==> config.mk <==
export PLATFORM = sky130hd
export DESIGN_NAME = mat_mul
export DESIGN_NICKNAME = mat_mul
export VERILOG_FILES = /design/flow/design.v
export SDC_FILE = /design/flow/constraint.sdc
export NUM_CORES = 4
export LEC_CHECK = 0
export CAP_MARGIN = 20
export CORE_MARGIN = 2
export CORE_UTILIZATION = 57
export CTS_CLUSTER_SIZE = 99
export PLACE_DENSITY = 0.6
export SETUP_SLACK_MARGIN = 0.61
export SLEW_MARGIN = 20
==> constraint.sdc <==
create_clock -name core_clock -period 4.03 [get_ports {s00_axi_aclk}]
set_input_delay 0.8060 -clock core_clock [delete_from_list [all_inputs] [get_ports {s00_axi_aclk}]]
set_output_delay 0.8060 -clock core_clock [all_outputs]
set_load 0.01 [all_outputs]
==> design.v <==
`timescale 1ns / 1ps
module mat_mul #
	(
        parameter integer DIM_LOG = 2,     
        parameter integer DIM = 2**DIM_LOG,
        parameter integer SIZE = DIM*DIM,
        parameter integer SIZE_LOG = 2*DIM_LOG,
        parameter integer DATA_WIDTH = 32
    )
    (
		input wire  s00_axi_aclk,
		input wire  s00_axi_aresetn,
		output wire  s00_axis_tready,
		input wire [DATA_WIDTH-1 : 0] s00_axis_tdata,
		input wire  s00_axis_tlast,
        input wire  s00_axis_tvalid,
		output wire  m00_axis_tvalid,
        output wire [DATA_WIDTH-1 : 0] m00_axis_tdata,
        output wire [(DATA_WIDTH/8)-1 : 0] m00_axis_tstrb,
        output wire  m00_axis_tlast,
        input wire  m00_axis_tready,
        input wire sel,
        input wire start
    );
	reg busy;               
	reg item_done;          
	reg matrix_done;        
	reg start_transfer;     
	reg transfer;           
	reg last_transfer;      
	reg mac_enable;         
    reg [DATA_WIDTH-1 : 0] mem_A [0 : SIZE-1];  
    reg [DATA_WIDTH-1 : 0] mem_B [0 : SIZE-1];  
    reg [DATA_WIDTH-1 : 0] mem_R [0 : SIZE-1];  
    reg [DATA_WIDTH-1 : 0] mat_A;    
    reg [DATA_WIDTH-1 : 0] mat_B;    
    reg [DATA_WIDTH-1 : 0] mat_R;    
    reg [SIZE_LOG-1 : 0] addr_stream_in;     
    reg [SIZE_LOG-1 : 0] addr_stream_out;    
    wire [SIZE_LOG-1 : 0] addr_A;    
    wire [SIZE_LOG-1 : 0] addr_B;    
    reg [SIZE_LOG-1 : 0] addr_R;     
    reg [DIM_LOG-1 : 0] row_cnt;     
    reg [DIM_LOG-1 : 0] col_cnt;     
    reg [DIM_LOG-1 : 0] tmp_cnt;     
    wire [DATA_WIDTH-1 : 0] mad;     
    reg [DATA_WIDTH-1 : 0] mac;      
    assign s00_axis_tready = !busy && !transfer && !start_transfer;  
    always @ (posedge s00_axi_aclk) begin
        if (!s00_axi_aresetn || s00_axis_tlast)
            addr_stream_in <= 0;
        else if (s00_axis_tready && s00_axis_tvalid)  
            addr_stream_in <= addr_stream_in + 1 ;  
    end
    always @ (posedge s00_axi_aclk) begin 
        if (!busy && !transfer && !start_transfer && s00_axis_tready && s00_axis_tvalid && !sel)  
            mem_A [addr_stream_in] <= s00_axis_tdata;
        if (busy)  
            mat_A <= mem_A [addr_A];
    end
    always @ (posedge s00_axi_aclk) begin
        if (!busy && !transfer && !start_transfer && s00_axis_tready && s00_axis_tvalid && sel)  
            mem_B [addr_stream_in] <= s00_axis_tdata;
        if (busy)  
            mat_B <= mem_B [addr_B];
    end
    assign m00_axis_tstrb = 4'hf;    
    assign m00_axis_tdata = mat_R;        
    assign m00_axis_tlast = last_transfer;        
    assign m00_axis_tvalid = transfer;       
    wire load_R = start_transfer || (transfer && m00_axis_tready && !last_transfer);
    always @ (posedge s00_axi_aclk) begin
        if (!s00_axi_aresetn || busy )  
            addr_stream_out <= 0;
        else if (load_R)  
            addr_stream_out <= addr_stream_out + 1 ;  
    end
    always @ (posedge s00_axi_aclk) begin
        if (!s00_axi_aresetn)
            start_transfer <= 0;
        else
            start_transfer <= matrix_done ;  
    end
    always @ (posedge s00_axi_aclk) begin
        if (!s00_axi_aresetn || (last_transfer && m00_axis_tready) )  
            transfer <= 0;
        else if (start_transfer)  
            transfer <= 1;
    end
    always @ (posedge s00_axi_aclk) begin
        if (!s00_axi_aresetn)
            last_transfer <= 0;
        else if (load_R)
            last_transfer <= (addr_stream_out == SIZE - 1) ;
        else if (transfer && m00_axis_tready)
            last_transfer <= 0;  
    end
    always @ (posedge s00_axi_aclk) begin
        if (item_done)  
            mem_R [addr_R] <= mad;  
        if (load_R)  
            mat_R <= mem_R [addr_stream_out];
    end
    always @ (posedge s00_axi_aclk) begin
        if (!s00_axi_aresetn || matrix_done )  
            busy <= 0;
        else if (start)  
            busy <= 1'b1;
    end
    always @ (posedge s00_axi_aclk) begin
        if (!s00_axi_aresetn)
            item_done <= 0;
        else
            item_done <= (tmp_cnt == DIM - 1) ;  
    end
    always @ (posedge s00_axi_aclk) begin
        if (!s00_axi_aresetn)
            matrix_done <= 0;
        else
            matrix_done <= (col_cnt == DIM-1) && (row_cnt == DIM-1) && (tmp_cnt == DIM-1) ;  
    end
    always @ (posedge s00_axi_aclk) begin
        if (!s00_axi_aresetn || (tmp_cnt == DIM ) || start )  
            tmp_cnt <= 0;
        else if (busy)  
            tmp_cnt <= tmp_cnt + 1;
    end
    always @ (posedge s00_axi_aclk) begin
        if (!s00_axi_aresetn || col_cnt==DIM && tmp_cnt==DIM || start )  
            col_cnt <= 0;
        else if (tmp_cnt==DIM -1 && col_cnt<DIM)  
            col_cnt <= col_cnt + 1;
    end
    always @ (posedge s00_axi_aclk) begin
        if (!s00_axi_aresetn || row_cnt==DIM && col_cnt==DIM && tmp_cnt==DIM || start )  
            row_cnt <= 0;
        else if (tmp_cnt==DIM -1 && col_cnt==DIM-1 && row_cnt<DIM)  
            row_cnt <= row_cnt + 1;
    end
    assign addr_A = row_cnt * DIM + tmp_cnt ;  
    assign addr_B = tmp_cnt * DIM + col_cnt ;  
    always @ (posedge s00_axi_aclk) begin
        if (!s00_axi_aresetn || start)
            addr_R <= 0;
        else if (item_done)  
            addr_R <= addr_R + 1;  
    end
    assign mad = mat_A * mat_B + mac;
    always @ (posedge s00_axi_aclk) begin
       if (!s00_axi_aresetn || item_done || start )  
           mac <= 0;
       else if (mac_enable)
           mac <= mad ;  
    end
    always @ (posedge s00_axi_aclk) begin
       if (!s00_axi_aresetn)
           mac_enable <= 0;
       else
           mac_enable <= busy ;  
    end
endmodule
==> run.sh <==
#!/bin/bash
# the make line also repeats each setting of config.mk as NAME=value (left out here)
make -C /OpenROAD-flow-scripts/flow DESIGN_CONFIG=/design/flow/config.mk WORK_HOME=/design/flow/orfs CLKGATE_MAP_FILE= finish
==> results of run 1 <==
==> layer usage <==
| layer | vias up | share of wire [%] | track usage (%) |
|---|---|---|---|
| met2 | 1114 | 51 | 47.2 |
| met1 | 21409 | 40 | 37.5 |
| met5 | - | 0 | 0 |
| met3 | 306 | 5.4 | 4.83 |
| met4 | 0 | 3.9 | 10.4 |
| li1 | 17076 | - | - |
==> area by class of cell <==
type	instances	area [um2]
clock buffer	216	4520
fill	9506	46800
multi-input combinational	2006	27500
clock inverter	97	981
antenna	6	15.0
tap	1876	2350
sequential	1689	50200
timing repair buffer	483	4750
inverter	509	1910
==> what timing repair did <==
| action | 4_1_cts | 5_1_grt |
|---|---|---|
| cloned | 3 | 0 |
| pin swaps | 46 | 11 |
| gates resized | 71 | 20 |
| endpoints found under the hold margin | 0 | 0 |
| buffers inserted | 15 | 4 |
| setup endpoints to repair | 493 | 494 |
==> metrics by stage <==
stage               utilization [%]  instances
finish                         66.4       6882
global route                   66.3       6877
CTS                            66.3       6872
detailed placement             62.0       6541
global placement               62.0       6541
floorplan                         -       4421
==> out/qor.yml, run 1 <==
status: "finished with violations"
so_faults: "setup timing"
adder_share_pct: 13.1
finalSetupViolations: 459
first_iter_violations: 3372
crit_cells: 26
gp_congestion: 0.855
grt_pass1_vias: 41994
fp_util_pct: 57.3
hp-class: "reg -> reg"
grt_max_degree: 72
h-tree-depth: 4
cts_tree: "yes"
slowest_delay_ns: 0.55
yosysCellCount: 4418
synth_area_um2: 79700
topCellsByArea: "edfxtp_1, mux4_2, fa_1"
hold_end: "busy"
final.setup.worst_slack_ns: -3.05
finalCriticalPeriod_ns: 7.08
die_area_um2: 143000
yosys.area_share.simple_pct: 4.53
fin_tns_setup_ns: -1073.10
fin_crit_sh_pct: 176
rows: 137
overflow: 0
hold_violations: 0
postRouteAntennaNets: 0
edf_count: 1632
wl_um: 193000
fin_skew_ns: 0.0512
synth_cell_types: 56
dr.pass1.iters: 5
final_cell_area_um2: 92200
ys_seq_share_pct: 63.0
tightestPinTransition_ns: 1.18
reg2reg_slack_ns: -3.05
dpl-instance-area_um2: 86200
yosysWarnings: 1
io_buffers: 73
drv_cap: 0
worstPathRequired_ns: 4.58
ys_sh_aoi_pct: 0.801
relSlewSlack_pct: 21.7
syn_avg_cell_area_um2: 18.0
crit_start: "mat_A[16]"
clock_sinks: 1689
die_w_um: 378
most_common_cell: "edfxtp_1"
endpoint: "mem_R[6][25]"
mux_share_pct: 14.0
endpoint_kind: "flip-flop"
crit_arrival_ns: 7.63
synth_xor_xnor_area_share_pct: 1.10
numCtsBuffers: 170
yosys-stat-area_um2: 79700
pin_count: 78
cp_max_fo: 16
drv_slew: 0
core_um2: 139000
synth_flops: 1689
crit_top_cell: "fa_1"
min-delay-start: "matrix_done"
warnings: 38
crit_family: "adder cells"
clk_latency_ns: 0.81
timing.rr.start: "mat_A[16]"
clockRootBuffer: "clkbuf_16"
hold_buffers: 0
synth_top_flop_cell: "edfxtp_1"
dp_hpwl_um: 125000
num-nets-final: 5472
max_freq_ghz: 0.141
largest_area_cell: "edfxtp_1"
gr-usage-all-layers_pct: 28.2
critical_path_class: "reg -> reg"
drc: 0
r2r_end: "mem_R[6][25]"
area_delta_synth_final_pct: 15.8
place_ws_ns: -3.30
topCombFamilyByArea: "multiplexers"
antenna_found_initial: 7
synth.top_cell.area_share_pct: 61.5
synthCells: 4418
via_count: 39905
grt_pass1_wl_um: 284000
crit_buf_inv: 7
hold_depth: 1
cp_slowest_cell: "fa_1"
crit_path_start_kind: "flip-flop"
vias_per_cell: 5.80
clk_pin_slew_ns: 0.06
clockBufferDepth: 3
reg2regPathDepth: 26
ys_top_cells_by_count: "edfxtp_1, inv_1, mux4_2"
hold_ws_ns: 0.429
die_y_um: 378
rsz0062_at_grt: "yes"
async_reset_ff_share_pct: 0
post_drt_wl_per_cell_um: 28.1
==> run 2, diff against run 1 <==
Settings changed: CELL_PAD_IN_SITES_DETAIL_PLACEMENT from default to 1, CELL_PAD_IN_SITES_GLOBAL_PLACEMENT from default to 3, CORE_UTILIZATION 57 to 30, CTS_CLUSTER_SIZE 99 to 86, GPL_ROUTABILITY_DRIVEN from default to 0, GPL_TIMING_DRIVEN from default to 0, PLACE_DENSITY 0.6 to default, PLACE_DENSITY_LB_ADDON from default to 0.12, SETUP_SLACK_MARGIN 0.61 to default, TNS_END_PERCENT from default to 90.
Clock period 4.03 ns to 6.76 ns, I/O delays scaled along.
==> run 2 against run 1 <==
Still fails the layout checks on setup timing. Critical path depth unchanged. Largest cell class unchanged. Non-clock buffer count increased by 23. Flip-flop count is the same. Global-route usage decreased by 9.3 points. Register-to-register slack gained 2.3 ns. Utilization shrank 30 points. Routed wire length rose by 30%. Area after synthesis unchanged. Cell area is 3.8% higher. Critical endpoint is now mem_R[6][29].
==> out/qor.yml, run 2 <==
status: "finished with violations"  # unchanged
so_faults: "setup timing"  # unchanged
hold_end: "busy"  # unchanged
most_common_cell: "edfxtp_1"  # unchanged
max_freq_ghz: 0.132  # was 0.141 GHz
mux_share_pct: 14.0  # unchanged
tightestPinTransition_ns: 1.17  # was 1.18 ns
topCombFamilyByArea: "multiplexers"  # unchanged
edf_count: 1632  # unchanged
final_cells: 8582  # was 6882
synth.top_cell.area_share_pct: 61.5  # unchanged
clock_sinks: 1689  # unchanged
via_count: 40337  # was 39905
fin_skew_ns: 0.0994  # was 0.0512 ns
grt_max_degree: 50  # was 72
hold_ws_ns: 0.411  # was 0.429 ns
dr.pass1.iters: 7  # was 5
yosys-stat-area_um2: 79700  # unchanged
synth_top_flop_cell: "edfxtp_1"  # unchanged
placed_cells: 8121  # was 6541
area_delta_synth_final_pct: 20.2  # was 15.8%
relSlewSlack_pct: 22.3  # was 21.7%
grt_pass1_vias: 45607  # was 41994
hold_buffers: 0  # unchanged
r2r_end: "mem_R[6][29]"  # was mem_R[6][25]
num-nets-final: 5507  # was 5472
async_reset_ff_share_pct: 0  # unchanged
synthCells: 4418  # unchanged
rsz0062_at_grt: "yes"  # unchanged
topCellsByArea: "edfxtp_1, mux4_2, fa_1"  # unchanged
crit_start: "mat_B[19]"  # was mat_A[16]
endpoint_kind: "flip-flop"  # unchanged
io_buffers: 73  # unchanged
final_cell_area_um2: 95700  # was 92200 um2
hp-class: "reg -> reg"  # unchanged
fp_util_pct: 30.1  # was 57.3%
min-delay-start: "matrix_done"  # unchanged
synth_xor_xnor_area_share_pct: 1.10  # unchanged
die_area_um2: 270000  # was 143000 um2
syn_avg_cell_area_um2: 18.0  # unchanged
worstPathRequired_ns: 7.35  # was 4.58 ns
yosysWarnings: 1  # unchanged
grt_pass1_wl_um: 357000  # was 284000 um
finalCriticalPeriod_ns: 7.56  # was 7.08 ns
synth_cell_types: 56  # unchanged
yosys.area_share.simple_pct: 4.53  # unchanged
critical_path_class: "reg -> reg"  # unchanged
cts_tree: "yes"  # unchanged
post_drt_wl_per_cell_um: 29.4  # was 28.1 um
hold_depth: 1  # unchanged
final.setup.worst_slack_ns: -0.797  # was -3.05 ns
drv_cap: 0  # unchanged
vias_per_cell: 4.70  # was 5.80
fin_util_pct: 36.2  # was 66.4%
finalSetupViolations: 306  # was 459
clk_pin_slew_ns: 0.06  # about the same
synth_area_um2: 79700  # unchanged
crit_buf_inv: 9  # was 7
crit_arrival_ns: 8.15  # was 7.63 ns
crit_path_start_kind: "flip-flop"  # unchanged
dp_hpwl_um: 177000  # was 125000 um
wl_um: 252000  # was 193000 um
ys_top_cells_by_count: "edfxtp_1, inv_1, mux4_2"  # unchanged
numCtsBuffers: 184  # was 170
largest_area_cell: "edfxtp_1"  # unchanged
gr-usage-all-layers_pct: 18.9  # was 28.2%
reg2reg_slack_ns: -0.80  # was -3.05 ns
hold_violations: 0  # unchanged
dpl-instance-area_um2: 87500  # was 86200 um2
crit_top_cell: "fa_1"  # unchanged
postRouteAntennaNets: 0  # unchanged
h-tree-depth: 4  # unchanged
cp_slowest_cell: "edfxtp_1"  # was fa_1
fin_crit_sh_pct: 112  # was 176%
crit_family: "adder cells"  # unchanged
overflow: 0  # unchanged
timing.rr.start: "mat_B[19]"  # was mat_A[16]
clk_latency_ns: 0.86  # was 0.81 ns
antenna_found_initial: 29  # was 7
drv_slew: 0  # unchanged
yosysCellCount: 4418  # unchanged
clockBufferDepth: 3  # unchanged
core_um2: 265000  # was 139000 um2
synth_flops: 1689  # unchanged
pin_count: 78  # unchanged
slowest_delay_ns: 0.61  # was 0.55 ns
ys_sh_aoi_pct: 0.801  # unchanged
clockRootBuffer: "clkbuf_16"  # unchanged
rows: 189  # was 137
first_iter_violations: 2794  # was 3372
die_y_um: 519  # was 378 um
warnings: 35  # was 38
endpoint: "mem_R[6][29]"  # was mem_R[6][25]
reg2regPathDepth: 26  # unchanged
adder_share_pct: 13.1  # unchanged
cp_max_fo: 10  # was 16
crit_cells: 26  # unchanged
die_w_um: 519  # was 378 um
drc: 0  # unchanged
ys_seq_share_pct: 63.0  # unchanged
-- run 2: stage by stage --
stage	worst slack, ns	TNS (ns)
floorplan	-0.0518	-1.06
global placement	-3.37	-2570.80
detailed placement	-2.47	-628.32
CTS	-0.903	-173.93
global route	-1.07	-217.83
finish	-0.797	-135.79
-- run 2: layout make-up --
cell class / instances / area, um2
Multi-Input combinational cell: 2004 / 27900
Clock buffer: 229 / 4780
Timing Repair Buffer: 293 / 4010
Buffer: 213 / 1540
Sequential cell: 1689 / 50200
Antenna cell: 10 / 25.0
Fill cell: 26130 / 169000
Tap cell: 3533 / 4420
Clock inverter: 102 / 1020
Inverter: 509 / 1910
-- run 2: what timing repair did --
action                                  in CTS  in global routing
pin swaps                                   49                 39
endpoints found under the hold margin        0                  0
endpoints found under the setup margin     374                340
buffers inserted                           113                 15
cloned                                       1                  1
gates resized                              230                 67
-- run 2: metal layers --
metal	up-vias	routed length (um)	GRT usage [%]
met1	22313	112000	25.6
met2	645	129000	32.8
li1	17175	-	-
met5	-	31	0
met3	200	7540	2.03
met4	4	3920	3.49
==> run 3, diff against run 2 <==
Settings changed: ABC_AREA from default to 0, CELL_PAD_IN_SITES_DETAIL_PLACEMENT 1 to 2, CELL_PAD_IN_SITES_GLOBAL_PLACEMENT 3 to 2, CORE_UTILIZATION 30 to 47, CTS_CLUSTER_SIZE 86 to default, GPL_ROUTABILITY_DRIVEN 0 to default, GPL_TIMING_DRIVEN 0 to default, PLACE_DENSITY_LB_ADDON 0.12 to default, SLEW_MARGIN 20 to 5, TNS_END_PERCENT 90 to default.
Clock period 6.76 ns to 7.07 ns, I/O delays scaled along.
==> run 3 against run 2 <==
The layout still fails its checks (setup timing). Global-route usage is 11 points higher. Sequential share of layout area is 2.0 points higher. Hold slack better by 0.048 ns. Critical endpoint is now mac[27]. Largest cell class unchanged.
==> out/qor.yml, run 3 <==
relSlewSlack_pct: 21.1  # was 22.3%
clk_pin_slew_ns: 0.06  # about the same
fin_crit_sh_pct: 105  # was 112%
pin_count: 78  # unchanged
synthCells: 4418  # unchanged
hold_violations: 0  # unchanged
ys_top_cells_by_count: "edfxtp_1, inv_1, mux4_2"  # unchanged
synth.top_cell.area_share_pct: 61.5  # unchanged
endpoint: "mac[27]"  # was mem_R[6][29]
hp-class: "reg -> reg"  # unchanged
ys_seq_share_pct: 63.0  # unchanged
timing.rr.start: "mat_B[3]"  # was mat_B[19]
synth_top_flop_cell: "edfxtp_1"  # unchanged
crit_path_start_kind: "flip-flop"  # unchanged
clk_latency_ns: 0.86  # about the same
most_common_cell: "edfxtp_1"  # unchanged
num-nets-final: 5424  # was 5507
adder_share_pct: 13.1  # unchanged
grt_max_degree: 131  # was 50
post_drt_wl_per_cell_um: 35.6  # was 29.4 um
hold_end: "busy"  # unchanged
final.setup.worst_slack_ns: -0.325  # was -0.797 ns
grt_pass1_vias: 47753  # was 45607
crit_start: "mat_B[3]"  # was mat_B[19]
postRouteAntennaNets: 0  # unchanged
topCellsByArea: "edfxtp_1, mux4_2, fa_1"  # unchanged
drv_slew: 0  # unchanged
topCombFamilyByArea: "multiplexers"  # unchanged
wl_met3_um: 12700  # was 7540 um
yosys-stat-area_um2: 79700  # unchanged
tightestPinTransition_ns: 1.18  # was 1.17 ns
fin_tns_setup_ns: -26.78  # was -135.79 ns
gp_congestion: 0.809
hold_depth: 1  # unchanged
edf_count: 1632  # unchanged
die_area_um2: 173000  # was 270000 um2
hold_buffers: 0  # unchanged
drt-met1-wl_um: 98400  # was 112000 um
clock_sinks: 1689  # unchanged
rsz0062_at_grt: "yes"  # unchanged
critical_path_class: "reg -> reg"  # unchanged
syn_avg_cell_area_um2: 18.0  # unchanged
yosysWarnings: 1  # unchanged
clockRootBuffer: "clkbuf_16"  # unchanged
fp_util_pct: 47.2  # was 30.1%
first_iter_violations: 3656  # was 2794
yosys.area_share.simple_pct: 4.53  # unchanged
status: "finished with violations"  # unchanged
io_buffers: 73  # unchanged
wl_met2_um: 135000  # was 129000 um
via_count: 41915  # was 40337
dr.pass1.iters: 5  # was 7
crit_cells: 29  # was 26
synth_xor_xnor_area_share_pct: 1.10  # unchanged
slowest_delay_ns: 0.55  # was 0.61 ns
worstPathRequired_ns: 7.77  # was 7.35 ns
max_freq_ghz: 0.135  # was 0.132 GHz
antenna_found_initial: 18  # was 29
cp_slowest_cell: "fa_1"  # was edfxtp_1
area_delta_synth_final_pct: 15.9  # was 20.2%
finalSetupViolations: 137  # was 306
overflow: 0  # unchanged
synth_flops: 1689  # unchanged
mux_share_pct: 14.0  # unchanged
die_w_um: 416  # was 519 um
drv_cap: 0  # unchanged
fin_skew_ns: 0.0407  # was 0.0994 ns
clockBufferDepth: 3  # unchanged
crit_arrival_ns: 8.10  # was 8.15 ns
synth_cell_types: 56  # unchanged
warnings: 44  # was 35
crit_top_cell: "fa_1"  # unchanged
core_um2: 169000  # was 265000 um2
routed.top_layer: "met5"  # unchanged
vias_per_cell: 5.83  # was 4.70
dp_hpwl_um: 163000  # was 177000 um
wl_um: 256000  # was 252000 um
gr-usage-all-layers_pct: 30.2  # was 18.9%
reg2reg_slack_ns: -0.33  # was -0.80 ns
synth_area_um2: 79700  # unchanged
crit_family: "adder cells"  # unchanged
crit_buf_inv: 10  # was 9
ys_sh_aoi_pct: 0.801  # unchanged
die_y_um: 416  # was 519 um
grt_pass1_wl_um: 364000  # was 357000 um
endpoint_kind: "flip-flop"  # unchanged
async_reset_ff_share_pct: 0  # unchanged
r2r_end: "mac[27]"  # was mem_R[6][29]
h-tree-depth: 4  # unchanged
min-delay-start: "matrix_done"  # unchanged
so_faults: "setup timing"  # unchanged
reg2regPathDepth: 29  # was 26
cp_max_fo: 6  # was 10
cts_tree: "yes"  # unchanged
largest_area_cell: "edfxtp_1"  # unchanged
yosysCellCount: 4418  # unchanged
drc: 0  # unchanged
rows: 151  # was 189
numCtsBuffers: 178  # was 184
finalCriticalPeriod_ns: 7.40  # was 7.56 ns
[run 3: final cells by class]
class / count / area (um2)
inverters: 509 / 1910
diodes: 10 / 25.0
clock buffers: 236 / 4830
multi-input cells: 2004 / 27500
clock inverters: 92 / 870
fillers: 14450 / 76600
well taps: 2218 / 2780
flip-flops and latches: 1689 / 50200
repair buffers: 429 / 4220
[run 3: repair_timing]
| action | CTS | global route |
|---|---|---|
| endpoints found under the setup margin | 254 | 279 |
| cloned | 2 | 2 |
| setup buffers | 18 | 10 |
| gates resized | 71 | 38 |
| pin swaps | 25 | 23 |
[run 3: metal layers]
metal	GRT usage, %	up-vias
li1	-	16958
met4	10.9	4
met5	0	-
met3	4.43	396
met2	53.3	1311
met1	38.0	23246
[run 3: stage by stage]
step | hold slack (ns) | utilization (%) | cells | setup slack, ns | area (um2)
floorplan | 0.389 | - | 4421 | -0.0110 | 79700
detailed placement | 0.425 | 50.6 | 6800 | -0.590 | 85500
CTS | 0.470 | 54.3 | 7147 | -0.210 | 91600
finish | 0.459 | 54.6 | 7187 | -0.325 | 92300
global route | 0.479 | 54.6 | 7182 | -0.540 | 92300
global placement | 0.403 | 50.6 | 6797 | -0.395 | 85400
==> run 4, diff against run 3 <==
Settings changed: ABC_AREA 0 to default, CELL_PAD_IN_SITES_DETAIL_PLACEMENT 2 to default, CELL_PAD_IN_SITES_GLOBAL_PLACEMENT 2 to 3, CORE_ASPECT_RATIO from default to 1.44, CORE_UTILIZATION 47 to 62, GPL_ROUTABILITY_DRIVEN from default to 1, GPL_TIMING_DRIVEN from default to 1, MAX_ROUTING_LAYER from default to met4, MIN_ROUTING_LAYER from default to met1, PLACE_DENSITY from default to 0.6, SETUP_SLACK_MARGIN from default to 2.42, SLEW_MARGIN 5 to 25.
Clock period 7.07 ns to 10.0 ns, I/O delays scaled along.
==> run 4 against run 3 <==
The run now finishes clean. Clock skew is 0.0082 ns higher. Area after synthesis stayed put. Count of clock-buffer cells in the layout is 49 lower. Final cell count is 10% lower. Sequential share of layout area is 1.9 points higher. Die area is 24% lower. Critical path depth stayed put.
==> out/qor.yml, run 4 <==
area_delta_synth_final_pct: 11.9  # was 15.9%
clockBufferDepth: 3  # unchanged
fp_util_pct: 62.6  # was 47.2%
slowest_delay_ns: 0.58  # was 0.55 ns
crit_buf_inv: 10  # unchanged
yosysCellCount: 4418  # unchanged
adder_share_pct: 13.1  # unchanged
rows: 157  # was 151
grt_pass1_vias: 43003  # was 47753
hold_violations: 0  # unchanged
wl_um: 202000  # was 256000 um
gp_congestion: 0.842  # was 0.809
topCombFamilyByArea: "multiplexers"  # unchanged
core_um2: 127000  # was 169000 um2
edf_count: 1632  # unchanged
wl_met2_um: 110000  # was 135000 um
clk_latency_ns: 0.80  # was 0.86 ns
via_count: 40308  # was 41915
crit_arrival_ns: 8.18  # was 8.10 ns
endpoint: "mac[29]"  # was mac[27]
reg2reg_slack_ns: 2.55  # was -0.33 ns
wl_met3_um: 13300  # was 12700 um
status: "timing/DRC/antenna clean"  # was finished with violations
yosys-stat-area_um2: 79700  # unchanged
yosysWarnings: 1  # unchanged
routed.top_layer: "met4"  # was met5
numCtsBuffers: 150  # was 178
hold_buffers: 0  # unchanged
placed_cells: 6058  # was 6800
syn_avg_cell_area_um2: 18.0  # unchanged
finalSetupViolations: 0  # was 137
synthCells: 4418  # unchanged
clock_sinks: 1689  # unchanged
async_reset_ff_share_pct: 0  # unchanged
fin_tns_setup_ns: 0  # was -26.78 ns
max_freq_ghz: 0.134  # was 0.135 GHz
gr-usage-all-layers_pct: 33.1  # was 30.2%
cts_tree: "yes"  # unchanged
drv_slew: 0  # unchanged
synth_top_flop_cell: "edfxtp_1"  # unchanged
h-tree-depth: 4  # unchanged
crit_cells: 29  # unchanged
crit_family: "adder cells"  # unchanged
synth_xor_xnor_area_share_pct: 1.10  # unchanged
relSlewSlack_pct: 28.5  # was 21.1%
final_cells: 6456  # was 7187
pin_count: 78  # unchanged
overflow: 0  # unchanged
crit_top_cell: "fa_1"  # unchanged
drv_cap: 0  # unchanged
hold_ws_ns: 0.446  # was 0.459 ns
ys_sh_aoi_pct: 0.801  # unchanged
most_common_cell: "edfxtp_1"  # unchanged
tightestPinTransition_ns: 1.07  # was 1.18 ns
ys_seq_share_pct: 63.0  # unchanged
synth_flops: 1689  # unchanged
first_iter_violations: 4210  # was 3656
min-delay-start: "matrix_done"  # unchanged
grt_max_degree: 129  # was 131
drt-met1-wl_um: 71000  # was 98400 um
mux_share_pct: 14.0  # unchanged
post_drt_wl_per_cell_um: 31.3  # was 35.6 um
yosys.area_share.simple_pct: 4.53  # unchanged
finalCriticalPeriod_ns: 7.45  # was 7.40 ns
clk_pin_slew_ns: 0.07  # was 0.06 ns
timing.rr.start: "mat_B[2]"  # was mat_B[3]
die_w_um: 303  # was 416 um
io_buffers: 73  # unchanged
vias_per_cell: 6.24  # was 5.83
hold_depth: 1  # unchanged
dr.pass1.iters: 5  # unchanged
topCellsByArea: "edfxtp_1, mux4_2, fa_1"  # unchanged
endpoint_kind: "flip-flop"  # unchanged
hold_end: "busy"  # unchanged
cp_slowest_cell: "fa_1"  # unchanged
cp_max_fo: 9  # was 6
antenna_found_initial: 12  # was 18
fillers: 8061  # was 14450
crit_start: "mat_B[2]"  # was mat_B[3]
critical_path_class: "reg -> reg"  # unchanged
reg2regPathDepth: 29  # unchanged
synth.top_cell.area_share_pct: 61.5  # unchanged
worstPathRequired_ns: 10.73  # was 7.77 ns
grt_pass1_wl_um: 295000  # was 364000 um
die_y_um: 434  # was 416 um
num-nets-final: 5270  # was 5424
die_area_um2: 131000  # was 173000 um2
postRouteAntennaNets: 0  # unchanged
largest_area_cell: "edfxtp_1"  # unchanged
hp-class: "reg -> reg"  # unchanged
synth_cell_types: 56  # unchanged
drc: 0  # unchanged
warnings: 41  # was 44
r2r_end: "mac[29]"  # was mac[27]
crit_path_start_kind: "flip-flop"  # unchanged
dp_hpwl_um: 120000  # was 163000 um
ys_top_cells_by_count: "edfxtp_1, inv_1, mux4_2"  # unchanged
rsz0062_at_grt: "yes"  # unchanged
clockRootBuffer: "clkbuf_16"  # unchanged
fin_crit_sh_pct: 74.5  # was 105%
fin_skew_ns: 0.0489  # was 0.0407 ns
synth_area_um2: 79700  # unchanged
-- run 4: layer usage --
layer,GRT usage [%],vias to the layer above
met1,40.0,21506
li1,-,16617
met2,57.5,1774
met3,4.70,411
met5,-,-
met4,11.2,0
-- run 4: final cells by class --
| type | instances | area (um2) | area share, % |
|---|---|---|---|
| timing repair buffer | 303 | 2780 | 3.12 |
| multi-input combinational | 2004 | 27400 | 30.7 |
| inverter | 509 | 1910 | 2.14 |
| antenna | 10 | 25.0 | 0.0281 |
| clock inverter | 85 | 812 | 0.911 |
| sequential | 1689 | 50200 | 56.3 |
| clock buffer | 187 | 3980 | 4.46 |
| tap | 1669 | 2090 | 2.34 |
-- run 4: metrics by stage --
step | setup slack, ns | cell area [um2] | util, %
detailed placement | 1.60 | 82900 | 65.1
CTS | 2.42 | 88500 | 69.5
global placement | 1.64 | 82900 | 65.1
floorplan | 2.63 | 79700 | -
global route | 2.35 | 89200 | 70.0
finish | 2.55 | 89200 | 70.0
-- run 4: timing repair --
item | 4_1_cts | 5_1_grt
setup buffers | 70 | 40
endpoints found under the setup margin | 270 | 213
gates cloned | 0 | 6
resized | 24 | 65
pin swaps | 2 | 36
==> run 5, diff against run 4 <==
Settings changed: ABC_AREA from default to 0, CELL_PAD_IN_SITES_GLOBAL_PLACEMENT 3 to default, CORE_ASPECT_RATIO 1.44 to 0.53, CORE_UTILIZATION 62 to 72, CTS_CLUSTER_DIAMETER from default to 243, GPL_TIMING_DRIVEN 1 to default, HOLD_SLACK_MARGIN from default to 0.05, MIN_ROUTING_LAYER met1 to default, PLACE_DENSITY 0.6 to default, PLACE_DENSITY_LB_ADDON from default to 0.04, SETUP_SLACK_MARGIN 2.42 to 1.07, SLEW_MARGIN 25 to 20.
Clock period 10.0 ns to 3.8 ns, I/O delays scaled along.
==> run 5 against run 4 <==
Now fails the layout checks on setup timing. Fmax decreased by 0.43%. Sequential share of layout area is 1.5 points lower. Final cell count grew 0.79%. Synthesized cell count did not move. Clock skew is 0.0038 ns lower. Global-route usage grew 10 points. Die area shrank 14%. Area after synthesis is the same. Critical endpoint is now mem_R[0][25].
==> out/qor.yml, run 5 <==
clockBufferDepth: 3  # unchanged
finalCriticalPeriod_ns: 7.48  # was 7.45 ns
hold_end: "busy"  # unchanged
dpl-instance-area_um2: 85700  # was 82900 um2
dr.pass1.iters: 8  # was 5
fp_util_pct: 72.9  # was 62.6%
drc: 0  # unchanged
yosys-stat-area_um2: 79700  # unchanged
num-nets-final: 5502  # was 5270
cts_tree: "yes"  # unchanged
synthCells: 4418  # unchanged
finalSetupViolations: 476  # was 0
crit_cells: 28  # was 29
h-tree-depth: 4  # unchanged
r2r_end: "mem_R[0][25]"  # was mac[29]
final_cells: 6507  # was 6456
antenna_found_initial: 9  # was 12
yosys.area_share.simple_pct: 4.53  # unchanged
rows: 88  # was 157
timing.rr.start: "mat_B[2]"  # unchanged
fin_util_pct: 83.9  # was 70.0%
grt_pass1_wl_um: 328000  # was 295000 um
layout.area.seq_um2: 50200  # about the same
die_area_um2: 113000  # was 131000 um2
max_freq_ghz: 0.134  # about the same
pin_count: 78  # unchanged
reg2reg_slack_ns: -3.68  # was 2.55 ns
crit_path_start_kind: "flip-flop"  # unchanged
ys_seq_share_pct: 63.0  # unchanged
synth_xor_xnor_area_share_pct: 1.10  # unchanged
synth_top_flop_cell: "edfxtp_1"  # unchanged
endpoint_kind: "flip-flop"  # unchanged
synth_cell_types: 56  # unchanged
die_w_um: 461  # was 303 um
final-comb-area_um2: 27800  # was 27400 um2
overflow: 0  # unchanged
status: "finished with violations"  # was timing/DRC/antenna clean
yosysWarnings: 1  # unchanged
hold_depth: 1  # unchanged
topCellsByArea: "edfxtp_1, mux4_2, fa_1"  # unchanged
numCtsBuffers: 142  # was 150
crit_arrival_ns: 8.03  # was 8.18 ns
final.setup.worst_slack_ns: -3.68  # was 2.55 ns
grt_pass1_vias: 46726  # was 43003
fin_crit_sh_pct: 197  # was 74.5%
placed_cells: 6179  # was 6058
postRouteAntennaNets: 0  # unchanged
crit_family: "adder cells"  # unchanged
tightestPinTransition_ns: 1.21  # was 1.07 ns
ys_top_cells_by_count: "edfxtp_1, inv_1, mux4_2"  # unchanged
largest_area_cell: "edfxtp_1"  # unchanged
syn_avg_cell_area_um2: 18.0  # unchanged
reg2regPathDepth: 28  # was 29
warnings: 36  # was 41
yosysCellCount: 4418  # unchanged
fin_skew_ns: 0.0451  # was 0.0489 ns
async_reset_ff_share_pct: 0  # unchanged
so_faults: "setup timing"
synth.top_cell.area_share_pct: 61.5  # unchanged
vias_per_cell: 6.97  # was 6.24
critical_path_class: "reg -> reg"  # unchanged
min-delay-start: "matrix_done"  # unchanged
worstPathRequired_ns: 4.35  # was 10.73 ns
drv_slew: 0  # unchanged
hold_violations: 0  # unchanged
fillers: 4858  # was 8061
dp_hpwl_um: 141000  # was 120000 um
via_count: 45326  # was 40308
crit_buf_inv: 9  # was 10
cp_slowest_cell: "fa_1"  # unchanged
final_cell_area_um2: 91600  # was 89200 um2
wl_um: 231000  # was 202000 um
synth_area_um2: 79700  # unchanged
io_buffers: 73  # unchanged
endpoint: "mem_R[0][25]"  # was mac[29]
crit_top_cell: "fa_1"  # unchanged
area_delta_synth_final_pct: 15.0  # was 11.9%
fin_tns_setup_ns: -1331.71  # was 0 ns
clk_pin_slew_ns: 0.07  # about the same
die_y_um: 246  # was 434 um
gr-usage-all-layers_pct: 43.1  # was 33.1%
most_common_cell: "edfxtp_1"  # unchanged
edf_count: 1632  # unchanged
post_drt_wl_per_cell_um: 35.4  # was 31.3 um
clk_latency_ns: 0.84  # was 0.80 ns
adder_share_pct: 13.1  # unchanged
relSlewSlack_pct: 19.2  # was 28.5%
hp-class: "reg -> reg"  # unchanged
topCombFamilyByArea: "multiplexers"  # unchanged
mux_share_pct: 14.0  # unchanged
rsz0062_at_grt: "yes"  # unchanged
grt_max_degree: 55  # was 129
first_iter_violations: 8074  # was 4210
drv_cap: 0  # unchanged
core_um2: 109000  # was 127000 um2
gp_congestion: 0.994  # was 0.842
synth_flops: 1689  # unchanged
ys_sh_aoi_pct: 0.801  # unchanged
cp_max_fo: 13  # was 9
slowest_delay_ns: 0.60  # was 0.58 ns
clock_sinks: 1689  # unchanged
crit_start: "mat_B[2]"  # unchanged
clockRootBuffer: "clkbuf_16"  # unchanged
run 5: layer usage:
metal | GRT usage, % | share of wire, %
met3 | 14.5 | 17
met5 | - | 0
met1 | 62.1 | 35
met2 | 59.2 | 44
met4 | 14.1 | 3.6
run 5: what timing repair did:
item	CTS	global route
setup buffers	19	22
gates resized	45	126
endpoints found under the setup margin	555	881
pin swaps	24	24
hold buffers	0	0
cloned	1	8
hold endpoints to repair	0	0
run 5: through the flow:
| step | hold slack (ns) | setup slack, ns |
|---|---|---|
| floorplan | 0.389 | -3.01 |
| global placement | 0.387 | -3.62 |
| detailed placement | 0.419 | -3.75 |
| CTS | 0.445 | -3.52 |
| global route | 0.456 | -3.86 |
| finish | 0.443 | -3.68 |
run 5: final cells by class:
cell class,instances,area share [%]
Clock inverter,84,0.994
Timing Repair Buffer,541,5.66
Tap cell,1485,2.03
Clock buffer,178,4.03
Antenna cell,15,0.0410
Inverter,509,2.09
Multi-Input combinational cell,2006,30.4
Sequential cell,1689,54.8
==> run 6, diff against run 5 <==
Settings changed: ABC_AREA 0 to 1, CORE_ASPECT_RATIO 0.53 to default, CORE_UTILIZATION 72 to 70, CTS_CLUSTER_DIAMETER 243 to default, CTS_CLUSTER_SIZE from default to 76, MAX_ROUTING_LAYER met4 to default, PLACE_DENSITY_LB_ADDON 0.04 to 0.03, SETUP_SLACK_MARGIN 1.07 to 0.07.
Clock period 3.8 ns to 5.21 ns, I/O delays scaled along.
==> run 6 against run 5 <==
The layout still fails its checks (setup timing). Area after synthesis increased by 5.1%. Utilization decreased by 3.0 points. Flip-flop count unchanged. Via count increased by 19%. Final cell count increased by 36%. Count of clock-buffer cells in the layout increased by 36. Cell area increased by 4.5%. Critical path depth increased by 1. Setup slack improved by 2.0 ns.
==> out/qor.yml, run 6 <==
cts_tree: "yes"  # unchanged
clk_pin_slew_ns: 0.06  # was 0.07 ns
ys_seq_share_pct: 59.9  # was 63.0%
rsz0062_at_grt: "yes"  # unchanged
fin_crit_sh_pct: 133  # was 197%
hold_violations: 0  # unchanged
numCtsBuffers: 165  # was 142
finalSetupViolations: 408  # was 476
die_area_um2: 122000  # was 113000 um2
edf_count: 1632  # unchanged
hold_buffers: 0  # unchanged
largest_area_cell: "edfxtp_1"  # unchanged
relSlewSlack_pct: 25.9  # was 19.2%
num-nets-final: 7760  # was 5502
crit_path_start_kind: "flip-flop"  # unchanged
hp-class: "reg -> reg"  # unchanged
vias_per_cell: 6.10  # was 6.97
drv_cap: 0  # unchanged
crit_cells: 29  # was 28
grt_pass1_vias: 54455  # was 46726
yosys.area_share.simple_pct: 6.37  # was 4.53%
grt.busiest_layer: "met2"  # was met1
most_common_cell: "edfxtp_1"  # unchanged
final.setup.worst_slack_ns: -1.73  # was -3.68 ns
first_iter_violations: 6314  # was 8074
synth_top_flop_cell: "edfxtp_1"  # unchanged
timing.rr.start: "mat_A[14]"  # was mat_B[2]
clockBufferDepth: 3  # unchanged
postRouteAntennaNets: 0  # unchanged
cp_max_fo: 5  # was 13
adder_share_pct: 12.5  # was 13.1%
worstPathRequired_ns: 5.98  # was 4.35 ns
warnings: 46  # was 36
clockRootBuffer: "clkbuf_16"  # unchanged
cp_slowest_cell: "fa_1"  # unchanged
topCombFamilyByArea: "adder cells"  # was multiplexers
clock_sinks: 1689  # unchanged
io_buffers: 73  # unchanged
min-delay-start: "mac[0]"  # was matrix_done
die_y_um: 350  # was 246 um
layout.area.seq_um2: 50200  # about the same
reg2reg_slack_ns: -1.73  # was -3.68 ns
ys_sh_aoi_pct: 9.49  # was 0.801%
crit_buf_inv: 11  # was 9
use_met1_pct: 46.0  # was 62.1%
area_delta_synth_final_pct: 14.4  # was 15.0%
h-tree-depth: 4  # unchanged
hold_depth: 2  # was 1
slowest_delay_ns: 0.55  # was 0.60 ns
critical_path_class: "reg -> reg"  # unchanged
final-comb-area_um2: 28800  # was 27800 um2
crit_top_cell: "fa_1"  # unchanged
clk_latency_ns: 0.83  # was 0.84 ns
yosysCellCount: 6873  # was 4418
ys_top_cells_by_count: "edfxtp_1, inv_1, nand2_1"  # was edfxtp_1, inv_1, mux4_2
hold_ws_ns: 0.490  # was 0.443 ns
tightestPinTransition_ns: 1.11  # was 1.21 ns
synth_area_um2: 83700  # was 79700 um2
synthCells: 6873  # was 4418
core_um2: 118000  # was 109000 um2
dr.pass1.iters: 8  # unchanged
finalCriticalPeriod_ns: 6.94  # was 7.48 ns
grt_max_degree: 130  # was 55
async_reset_ff_share_pct: 0  # unchanged
grt.met3_usage_pct: 6.23  # was 14.5%
wl_um: 216000  # was 231000 um
r2r_end: "mac[30]"  # was mem_R[0][25]
fin_util_pct: 80.9  # was 83.9%
overflow: 0  # unchanged
mux_share_pct: 3.91  # was 14.0%
via_count: 54107  # was 45326
fillers: 6706  # was 4858
grt_use_met2_pct: 59.4  # was 59.2%
gp_congestion: 0.901  # was 0.994
endpoint: "mac[30]"  # was mem_R[0][25]
yosysWarnings: 1  # unchanged
crit_arrival_ns: 7.71  # was 8.03 ns
grt_pass1_wl_um: 322000  # was 328000 um
reg2regPathDepth: 29  # was 28
syn_avg_cell_area_um2: 12.2  # was 18.0 um2
hold_end: "mac[0]"  # was busy
place_ws_ns: -1.79  # was -3.75 ns
post_drt_wl_per_cell_um: 24.3  # was 35.4 um
topCellsByArea: "edfxtp_1, fa_1, inv_1"  # was edfxtp_1, mux4_2, fa_1
antenna_found_initial: 7  # was 9
yosys-stat-area_um2: 83700  # was 79700 um2
endpoint_kind: "flip-flop"  # unchanged
synth_flops: 1689  # unchanged
dp_hpwl_um: 132000  # was 141000 um
gr-usage-all-layers_pct: 35.6  # was 43.1%
synth_cell_types: 51  # was 56
crit_start: "mat_A[14]"  # was mat_B[2]
so_faults: "setup timing"  # unchanged
synth_xor_xnor_area_share_pct: 0.459  # was 1.10%
pin_count: 78  # unchanged
die_w_um: 350  # was 461 um
synth.top_cell.area_share_pct: 58.6  # was 61.5%
crit_family: "adder cells"  # unchanged
max_freq_ghz: 0.144  # was 0.134 GHz
drc: 0  # unchanged
drv_slew: 0  # unchanged
fin_skew_ns: 0.0697  # was 0.0451 ns
status: "finished with violations"  # unchanged
fp_util_pct: 70.7  # was 72.9%
rows: 126  # was 88
-- run 6: repair_timing --
action,in CTS,in global routing
gates cloned,5,5
gates resized,89,125
endpoints found under the setup margin,408,425
setup buffers,19,18
pin swaps,52,78
-- run 6: layout make-up --
class                   count  share of cell area, %
flip-flops and latches   1689                   52.4
multi-input cells        3607                   30.1
repair buffers            504                   5.25
inverters                1180                   4.64
clock buffers             214                   4.58
well taps                1600                   2.09
clock inverters            81                  0.925
diodes                      2                0.00523
-- run 6: per-layer routing --
metal / wire length, um / part of all wire (%) / up-vias
met3: 19300 / 9.0 / 529
met5: 68 / 0.032 / -
met2: 107000 / 50 / 2718
met1: 78400 / 36 / 26885
li1: - / - / 23965
met4: 11000 / 5.1 / 10
-- run 6: stage by stage --
step,TNS (ns),instances,area (um2)
finish,-530.60,8877,95700
global route,-617.20,8876,95700
CTS,-517.40,8852,95100
detailed placement,-576.85,8533,89200
global placement,-531.56,8533,89200
floorplan,-378.39,6876,84200
==> run 7, diff against run 6 <==
Settings changed: ABC_AREA 1 to 0, CAP_MARGIN 20 to 15, CORE_UTILIZATION 70 to 72, CTS_CLUSTER_DIAMETER from default to 243, CTS_CLUSTER_SIZE 76 to default, MAX_ROUTING_LAYER from default to met4, PLACE_DENSITY_LB_ADDON 0.03 to default, SETUP_SLACK_MARGIN 0.07 to -0.22.
Clock period 5.21 ns to 3.8 ns, I/O delays scaled along.
==> run 7 against run 6 <==
The layout still fails its checks (setup timing). Cell area fell by 4.2%. Critical path depth down 5. Hold slack got worse by 0.043 ns. Final cell count down 27%. Fmax fell by 2.1%. Register-to-register slack worse by 1.6 ns. Clock skew up 0.018 ns. Setup slack lost 1.6 ns. Critical path type unchanged. Critical endpoint is now mac[31]. Largest cell class unchanged.
==> out/qor.yml, run 7 <==
slowest_delay_ns: 0.59  # was 0.55 ns
crit_path_start_kind: "flip-flop"  # unchanged
gp_congestion: 0.949  # was 0.901
grt_pass1_wl_um: 342000  # was 322000 um
topCombFamilyByArea: "multiplexers"  # was adder cells
reg2reg_slack_ns: -3.29  # was -1.73 ns
clk_latency_ns: 0.84  # was 0.83 ns
syn_avg_cell_area_um2: 18.0  # was 12.2 um2
async_reset_ff_share_pct: 0  # unchanged
final.setup.worst_slack_ns: -3.29  # was -1.73 ns
fin_util_pct: 83.2  # was 80.9%
crit_top_cell: "fa_1"  # unchanged
tightestPinTransition_ns: 1.14  # was 1.11 ns
synthCells: 4418  # was 6873
die_y_um: 337  # was 350 um
crit_cells: 24  # was 29
critical_path_class: "reg -> reg"  # unchanged
crit_buf_inv: 9  # was 11
cp_slowest_cell: "fa_1"  # unchanged
yosys.area_share.simple_pct: 4.53  # was 6.37%
adder_share_pct: 13.1  # was 12.5%
yosys-stat-area_um2: 79700  # was 83700 um2
most_common_cell: "edfxtp_1"  # unchanged
num-nets-final: 5487  # was 7760
numCtsBuffers: 161  # was 165
endpoint_kind: "flip-flop"  # unchanged
postRouteAntennaNets: 0  # unchanged
fp_util_pct: 72.3  # was 70.7%
ys_seq_share_pct: 63.0  # was 59.9%
max_freq_ghz: 0.141  # was 0.144 GHz
reg2regPathDepth: 24  # was 29
timing.rr.start: "mat_A[14]"  # unchanged
largest_area_cell: "edfxtp_1"  # unchanged
drc: 0  # unchanged
yosysWarnings: 1  # unchanged
synth_area_um2: 79700  # was 83700 um2
clockRootBuffer: "clkbuf_16"  # unchanged
die_area_um2: 113000  # was 122000 um2
dr.pass1.iters: 6  # was 8
hold_buffers: 0  # unchanged
edf_count: 1632  # unchanged
finalCriticalPeriod_ns: 7.09  # was 6.94 ns
via_count: 45459  # was 54107
cp_max_fo: 6  # was 5
r2r_end: "mac[31]"  # was mac[30]
grt_max_degree: 70  # was 130
gr-usage-all-layers_pct: 45.2  # was 35.6%
fin_skew_ns: 0.0879  # was 0.0697 ns
post_drt_wl_per_cell_um: 36.8  # was 24.3 um
clockBufferDepth: 3  # unchanged
area_delta_synth_final_pct: 15.1  # was 14.4%
pin_count: 78  # unchanged
rows: 122  # was 126
crit_family: "adder cells"  # unchanged
overflow: 0  # unchanged
drv_cap: 0  # unchanged
hold_depth: 1  # was 2
hp-class: "in -> reg"  # was reg -> reg
endpoint: "mac[31]"  # was mac[30]
clk_pin_slew_ns: 0.11  # was 0.06 ns
hold_violations: 0  # unchanged
status: "finished with violations"  # unchanged
vias_per_cell: 6.99  # was 6.10
rsz0062_at_grt: "yes"  # unchanged
warnings: 40  # was 46
crit_arrival_ns: 7.84  # was 7.71 ns
grt_pass1_vias: 47982  # was 54455
synth_cell_types: 56  # was 51
yosysCellCount: 4418  # was 6873
drv_slew: 0  # unchanged
ys_top_cells_by_count: "edfxtp_1, inv_1, mux4_2"  # was edfxtp_1, inv_1, nand2_1
worstPathRequired_ns: 4.55  # was 5.98 ns
crit_start: "mat_A[14]"  # unchanged
cts_tree: "yes"  # unchanged
h-tree-depth: 4  # unchanged
synth_flops: 1689  # unchanged
die_w_um: 337  # was 350 um
topCellsByArea: "edfxtp_1, mux4_2, fa_1"  # was edfxtp_1, fa_1, inv_1
ys_sh_aoi_pct: 0.801  # was 9.49%
min-delay-start: "s00_axis_tdata[9]"  # was mac[0]
antenna_found_initial: 16  # was 7
wl_um: 239000  # was 216000 um
fillers: 4853  # was 6706
relSlewSlack_pct: 23.7  # was 25.9%
so_faults: "setup timing"  # unchanged
synth_top_flop_cell: "edfxtp_1"  # unchanged
synth_xor_xnor_area_share_pct: 1.10  # was 0.459%
fin_crit_sh_pct: 187  # was 133%
hold_end: "mem_A[0][9]"  # was mac[0]
mux_share_pct: 14.0  # was 3.91%
crit_path_cell_trace: "buf_6 -> buf_4 -> buf_4 -> and2_1 -> fa_1 -> fa_1 -> inv_1 -> fa_1 -> fa_1 -> inv_1 -> fa_1 -> fa_1 -> fa_1 -> inv_1 -> fa_1 -> inv_1 -> ha_1 -> o21a_1 -> o21ai_0 -> buf_4 -> o31ai_4 -> buf_6 -> xnor2_4 -> o21a_1"
dp_hpwl_um: 130000  # was 132000 um
first_iter_violations: 6764  # was 6314
synth.top_cell.area_share_pct: 61.5  # was 58.6%
core_um2: 110000  # was 118000 um2
finalSetupViolations: 476  # was 408
io_buffers: 73  # unchanged
clock_sinks: 1689  # unchanged
==> run 7: per-layer routing <==
| metal | part of all wire [%] | wire, um | vias to the layer above | global-route usage, % |
|---|---|---|---|---|
| met1 | 31 | 73600 | 23082 | 54.6 |
| met3 | 12 | 29400 | 1118 | 10.2 |
| met4 | 7.5 | 17800 | 0 | 26.3 |
| met2 | 49 | 118000 | 4168 | 71.2 |
| met5 | 0 | 0 | - | - |
| li1 | - | - | 17091 | - |
==> run 7: final cells by class <==
| class | instances | area (um2) | area share [%] |
|---|---|---|---|
| Antenna cell | 14 | 35.0 | 0.0382 |
| Clock buffer | 197 | 4240 | 4.62 |
| Clock inverter | 96 | 956 | 1.04 |
| Inverter | 509 | 1910 | 2.08 |
| Multi-Input combinational cell | 2006 | 27700 | 30.2 |
| Sequential cell | 1689 | 50200 | 54.7 |
| Tap cell | 1488 | 1860 | 2.03 |
| Timing Repair Buffer | 507 | 4760 | 5.19 |
==> run 7: what timing repair did <==
item,4_1_cts,5_1_grt
gates cloned,2,0
endpoints found under the setup margin,476,476
pin swaps,39,67
gates resized,63,68
setup buffers,20,21
==> run 7: per-stage QoR <==
step | setup slack [ns] | TNS, ns | hold slack [ns] | std cells | area [um2]
after floorplan | -3.01 | -1322.76 | 0.389 | 4421 | 80000
after global placement | -3.40 | -1235.86 | 0.440 | 6158 | 85600
after detailed placement | -3.55 | -1265.59 | 0.464 | 6158 | 85600
after CTS | -3.23 | -1194.62 | 0.473 | 6472 | 91300
after global routing | -3.44 | -1269.38 | 0.477 | 6505 | 91700
final | -3.29 | -1188.39 | 0.447 | 6506 | 91700
==> run 8, diff against run 7 <==
Settings changed: ABC_AREA 0 to default, CAP_MARGIN 15 to 5, CELL_PAD_IN_SITES_GLOBAL_PLACEMENT from default to 0, CORE_MARGIN 2 to 9, CORE_UTILIZATION 72 to 46, CTS_CLUSTER_DIAMETER 243 to default, CTS_CLUSTER_SIZE from default to 56, HOLD_SLACK_MARGIN 0.05 to 0.07, MAX_ROUTING_LAYER met4 to default, MIN_ROUTING_LAYER from default to met2, PLACE_DENSITY_LB_ADDON from default to 0.08, SETUP_SLACK_MARGIN -0.22 to default, SLEW_MARGIN 20 to 30.
Clock period 3.8 ns to 14.9 ns, I/O delays scaled along.
==> run 8 against run 7 <==
Hold slack worse by 0.049 ns. Register-to-register slack better by 9.9 ns. Count of clock-buffer cells in the layout up 23. Synthesized cell count unchanged. Die area up 66%. Now clean on timing, DRC and antenna. Area after synthesis unchanged. Clock skew down 0.037 ns.
==> out/qor.yml, run 8 <==
endpoint_kind: "flip-flop"  # unchanged
clk_pin_slew_ns: 0.07  # was 0.11 ns
cts_tree: "yes"  # unchanged
post-cts-setup-buffers: 0  # was 20
async_reset_ff_share_pct: 0  # unchanged
crit_path_start_kind: "flip-flop"  # unchanged
endpoint: "mem_R[13][30]"  # was mac[31]
clock_sinks: 1689  # unchanged
ys_seq_share_pct: 63.0  # unchanged
topCellsByArea: "edfxtp_1, mux4_2, fa_1"  # unchanged
via_count: 50220  # was 45459
overflow: 0  # unchanged
clockRootBuffer: "clkbuf_16"  # unchanged
max_freq_ghz: 0.120  # was 0.141 GHz
clockBufferDepth: 3  # unchanged
mux_share_pct: 14.0  # unchanged
hold_violations: 0  # unchanged
syn_avg_cell_area_um2: 18.0  # unchanged
worstPathRequired_ns: 15.39  # was 4.55 ns
crit_path_cell_trace: "and2_1 -> fa_1 -> fa_1 -> fa_1 -> inv_1 -> fa_1 -> inv_1 -> fa_1 -> inv_1 -> fa_1 -> inv_1 -> fa_1 -> inv_1 -> fa_1 -> inv_1 -> ha_1 -> nand4_1 -> or2_1 -> o31ai_2 -> a31oi_4 -> o21bai_2 -> xor2_2"  # was buf_6 -> buf_4 -> buf_4 -> and2_1 -> fa_1 -> fa_1 -> inv_1 -> fa_1 -> fa_1 -> inv_1 -> fa_1 -> fa_1 -> fa_1 -> inv_1 -> fa_1 -> inv_1 -> ha_1 -> o21a_1 -> o21ai_0 -> buf_4 -> o31ai_4 -> buf_6 -> xnor2_4 -> o21a_1
crit_arrival_ns: 8.81  # was 7.84 ns
fin_skew_ns: 0.0509  # was 0.0879 ns
critical_path_class: "reg -> reg"  # unchanged
core_um2: 172000  # was 110000 um2
gr-usage-all-layers_pct: 31.3  # was 45.2%
yosys-stat-area_um2: 79700  # unchanged
gp_congestion: 0.855  # was 0.949
hp-class: "reg -> reg"  # was in -> reg
yosys.area_share.simple_pct: 4.53  # unchanged
largest_area_cell: "edfxtp_1"  # unchanged
rows: 152  # was 122
h-tree-depth: 4  # unchanged
crit_start: "mat_A[11]"  # was mat_A[14]
ys_top_cells_by_count: "edfxtp_1, inv_1, mux4_2"  # unchanged
fp_util_pct: 46.3  # was 72.3%
reg2regPathDepth: 22  # was 24
grt_max_degree: 95  # was 70
synth_flops: 1689  # unchanged
die_area_um2: 188000  # was 113000 um2
reg2reg_slack_ns: 6.59  # was -3.29 ns
min-delay-start: "matrix_done"  # was s00_axis_tdata[9]
post_drt_wl_per_cell_um: 28.3  # was 36.8 um
crit_top_cell: "fa_1"  # unchanged
yosysCellCount: 4418  # unchanged
numCtsBuffers: 175  # was 161
r2r_end: "mem_R[13][30]"  # was mac[31]
antenna_found_initial: 2  # was 16
cp_max_fo: 21  # was 6
synth_top_flop_cell: "edfxtp_1"  # unchanged
pin_count: 78  # unchanged
cts_resized: 0  # was 63
fin_tns_setup_ns: 0  # was -1188.39 ns
fin_crit_sh_pct: 55.8  # was 187%
timing.rr.start: "mat_A[11]"  # was mat_A[14]
die_y_um: 434  # was 337 um
die_w_um: 434  # was 337 um
synth_cell_types: 56  # unchanged
cp_slowest_cell: "edfxtp_1"  # was fa_1
crit_buf_inv: 6  # was 9
drv_cap: 0  # unchanged
postRouteAntennaNets: 0  # unchanged
dr.pass1.iters: 8  # was 6
first_iter_violations: 6681  # was 6764
clk_latency_ns: 0.83  # was 0.84 ns
dp_hpwl_um: 117000  # was 130000 um
area_delta_synth_final_pct: 12.2  # was 15.1%
relSlewSlack_pct: 34.8  # was 23.7%
adder_share_pct: 13.1  # unchanged
hold_depth: 1  # unchanged
rsz0062_at_grt: "no"  # was yes
synth_xor_xnor_area_share_pct: 1.10  # unchanged
fillers: 13927  # was 4853
topCombFamilyByArea: "multiplexers"  # unchanged
ys_sh_aoi_pct: 0.801  # unchanged
finalSetupViolations: 0  # was 476
hold_ws_ns: 0.398  # was 0.447 ns
edf_count: 1632  # unchanged
drv_slew: 0  # unchanged
drc: 0  # unchanged
wl_um: 199000  # was 239000 um
synthCells: 4418  # unchanged
io_buffers: 73  # unchanged
yosysWarnings: 1  # unchanged
synth.top_cell.area_share_pct: 61.5  # unchanged
grt_pass1_vias: 60404  # was 47982
most_common_cell: "edfxtp_1"  # unchanged
vias_per_cell: 7.13  # was 6.99
slowest_delay_ns: 0.97  # was 0.59 ns
warnings: 33  # was 40
crit_cells: 22  # was 24
finalCriticalPeriod_ns: 8.31  # was 7.09 ns
tightestPinTransition_ns: 0.978  # was 1.14 ns
hold_end: "busy"  # was mem_A[0][9]
num-nets-final: 5177  # was 5487
status: "timing/DRC/antenna clean"  # was finished with violations
crit_family: "adder cells"  # unchanged
synth_area_um2: 79700  # unchanged
grt_pass1_wl_um: 293000  # was 342000 um
hold_buffers: 0  # unchanged
## run 8: metal layers
layer | part of all wire (%) | up-vias | GRT usage [%]
met3 | 40 | 859 | 41.7
met2 | 55 | 14930 | 39.3
met5 | 0.23 | - | 2.33
met1 | 0 | 17987 | -
li1 | - | 16428 | -
met4 | 4.7 | 16 | 4.24
## run 8: cell type report
type	count	area (um2)	share of cell area, %
diodes	25	62.6	0.0700
clock buffers	220	4610	5.16
clock inverters	99	1020	1.14
inverters	509	1910	2.14
multi-input cells	2004	27200	30.4
flip-flops and latches	1689	50200	56.2
well taps	2310	2890	3.23
repair buffers	185	1530	1.72
## run 8: through the flow
step | instance area (um2) | setup WS (ns) | utilization, % | std cells
floorplan | 79700 | 7.53 | - | 4421
global placement | 83600 | 6.21 | 48.6 | 6689
detailed placement | 83600 | 6.58 | 48.6 | 6693
CTS | 89300 | 6.50 | 51.9 | 7012
global route | 89300 | 6.15 | 52.0 | 7026
finish | 89400 | 6.59 | 52.0 | 7041
